== job 577 ==
## sys_ref_core
module sys_ref_core #(parameter DATA_WIDTH = 8, ADDR_WIDTH = 4)
(
 input   wire                      CLK,
 input   wire                      RST,             
 input   wire  [DATA_WIDTH-1:0]    UART_RX_DATA,
 input   wire                      UART_RX_Valid,
 input   wire                      FIFO_FULL,
 output  wire  [DATA_WIDTH-1:0]    FIFO_WR_DATA,
 output  wire                      FIFO_WR_INC,
 output  wire  [DATA_WIDTH-1:0]    UART_Config,
 output  wire  [DATA_WIDTH-1:0]    Div_Ratio,
 output  wire                      CLKDIV_EN
);
wire                      WrEn;
wire                      RdEn;
wire  [ADDR_WIDTH-1:0]    Addr;
wire  [DATA_WIDTH-1:0]    Wr_Reg;
wire  [DATA_WIDTH-1:0]    Rd_Reg;
wire                      Rd_Reg_Valid;
wire  [DATA_WIDTH-1:0]    Operand_A;
wire  [DATA_WIDTH-1:0]    Operand_B;
wire  [3:0]               ALU_FUN;
wire                      ALU_EN;
wire                      CLKG_EN;
wire  [DATA_WIDTH*2-1:0]  ALU_OUT;
wire                      ALU_OUT_Valid;
SYS_CTRL U0_SYS_CTRL (
	.CLK(CLK),
	.RST(RST),
	.UART_RX_DATA(UART_RX_DATA),
	.UART_RX_Valid(UART_RX_Valid),
  ...
Settings: LEC_CHECK=0, ABC_AREA=0, CAP_MARGIN=5, CELL_PAD_IN_SITES_DETAIL_PLACEMENT=2, CELL_PAD_IN_SITES_GLOBAL_PLACEMENT=1, CORE_ASPECT_RATIO=1.66, CORE_MARGIN=8, CORE_UTILIZATION=22, CTS_CLUSTER_DIAMETER=279, CTS_CLUSTER_SIZE=40, GPL_ROUTABILITY_DRIVEN=0, HOLD_SLACK_MARGIN=0.1, MAX_ROUTING_LAYER=met4, MIN_ROUTING_LAYER=met2, PLACE_DENSITY=0.35, SETUP_SLACK_MARGIN=-1.91, SLEW_MARGIN=20, TNS_END_PERCENT=75; clock period 22.9 ns.
run.sh (not shown) runs the stock make flow with config.mk's settings and CLKGATE_MAP_FILE=.
Job 577 completed end to end; final checks failed (setup timing).
The following lists how job 8475 was set up differently from job 577:
- a deleted CELL_PAD_IN_SITES_DETAIL_PLACEMENT that had been 2
- a change of CTS_CLUSTER_DIAMETER from 279 to 241
- a change of CELL_PAD_IN_SITES_GLOBAL_PLACEMENT from 1 to 0
- a change of CTS_CLUSTER_SIZE from 40 to 63
- a change of TNS_END_PERCENT from 75 to 90
- a deleted CORE_ASPECT_RATIO that had been 1.66
- a change of HOLD_SLACK_MARGIN from 0.1 to 0.29
- a deleted GPL_ROUTABILITY_DRIVEN that had been 0
- a change of MAX_ROUTING_LAYER from met4 to met5
- a change of the clock period (ns, I/O delays scaled along) from 22.9 to 41.4
Findings:
The flow did not stop early for job 8475: all stages ran, and the layout cleared the timing, DRC and antenna checks. Comparing job 577 and job 8475, power in the clock group is lower on job 8475. Compared with job 577, in job 8475 sequential share of layout area climbed 3.6 points; number of tap cells added at floorplan grew by 33; height of the chip went down by 80 um. Compared with job 577, job 8475 shows largest net degree at the start of global routing that has gone down slightly. Re count of clock-net buffers in the final layout: job 8475 is 2 down on job 577. In job 8475, worst setup margin is higher than in job 577.
Input-level comparison between job 1613 and job 8475:
- removing CTS_CLUSTER_DIAMETER (formerly 241)
- changing CORE_MARGIN from 8 to 2
- changing CAP_MARGIN from 5 to 20
- removing CELL_PAD_IN_SITES_GLOBAL_PLACEMENT (formerly 0)
- removing CTS_CLUSTER_SIZE (formerly 63)
- changing CORE_UTILIZATION from 22 to 58
- removing TNS_END_PERCENT (formerly 90)
- changing PLACE_DENSITY from 0.35 to 0.6
- removing SETUP_SLACK_MARGIN (formerly -1.91)
- removing MAX_ROUTING_LAYER (formerly met5)
- removing MIN_ROUTING_LAYER (formerly met2)
- removing HOLD_SLACK_MARGIN (formerly 0.29)
- removing ABC_AREA (formerly 0)
- changing the clock period (ns, I/O delays scaled along) from 41.4 to 15.5
[flow] job 1613 | stages: complete | final checks: fail | reason: setup timing
Job 1613 vs. job 8475: die size now sits lower, number of distinct library cells after synthesis level, worst setup slack fell by 18.47 ns, number of placement rows has decreased, total of plain and repair buffers excluding clock buffers now sits higher.
Across both runs, final-layout fill cell count was lower for job 1613 than for job 8475.
Largest clock skew in the final design ended up 0.0046 ns lower on job 1613 than on job 8475.
## Diff of input files: job 5345 against job 1613
- swapping 58 for 65 in CORE_UTILIZATION
- clearing PLACE_DENSITY, which used to be 0.6
- swapping 15.5 for 15.8 in the clock period (ns, I/O delays scaled along)
[summary]
In job 5345 the implementation ran to completion but is not tape-out ready, as the final checks report setup timing. Diff job 1613 -> job 5345 | number of rows created at floorplan | decrease of 4.8%. Job 5345 -> job 1613: arithmetic-cell share of the synthesized area counting full adders, half adders and majority gates delta 0, exact match. [job 5345 vs job 1613] clock skew: higher in job 5345. Of job 5345 and job 1613, it is job 5345 that has the higher floorplan-stage core utilization. When job 5345 is set beside job 1613, its non-clock buffer count turns out to be about 22% larger. Job 5345 vs job 1613, slowest stage cell on the critical path: sky130_fd_sc_hd__ha_1 vs sky130_fd_sc_hd__or3b_1. Summary of job 5345 over job 1613: well tap count saw a decrease; die area saw a decrease; wire length of the first global-routing pass saw an increase.
Relative to job 5345, the following input files were edited for job 971:
- an added PLACE_DENSITY of 0.6
- a change of the clock period (ns, I/O delays scaled along) from 15.8 to 32.6
==> results <==
- Job 971 reached the final stage; the timing, DRC and antenna checks on its layout passed.
- Job 5345 has a higher growth of design area from synthesis to finish than job 971.
- met2 wirelength from detailed routing came out lower on job 971 than on job 5345.
- In the tables for job 971 and job 5345, global-route wire length before repair reads lower with job 971.
- When the final numbers for job 971 and job 5345 were put side by side, the count of buffer and inverter cells on the critical path turned out to be greater in job 5345.
- Re switching share of power: job 971 and job 5345 aren't equal, and the higher value belongs to job 5345.
- Per the comparison of job 971 with job 5345, internal power contribution now sits lower; hold slack now smaller; post-route non-filler standard cell count has decreased; summed area of non-filler cells in the final layout shows a reduction of about 20%.
Setup changes, job 971 to job 6302
- putting SETUP_SLACK_MARGIN at 4.08 where nothing was set
- putting CTS_CLUSTER_SIZE at 42 where nothing was set
- swapping 32.6 for 15.5 in the clock period (ns, I/O delays scaled along)
## What came out
- Layout checks on job 6302: not met. Flow itself completed; violations: setup timing.
- Per the comparison of job 6302 with job 971, first-pass GRT wire length picked up an extra about 22%; number of buffers inserted by post-CTS setup repair increased by 90 relative to the old numbers; final wirelength went up; worst relative slew slack has decreased; worst setup slack lost 12.05 ns.
- Re end-of-flow core utilization: job 6302 is 16 points up on job 971.
- Pin slew with the least headroom to its limit delta for job 6302 relative to job 971: 0.10 ns higher
- Job 6302 vs job 971 on met2 track demand over resource: job 6302 is the higher one.
Power and IR drop assume default switching activity.
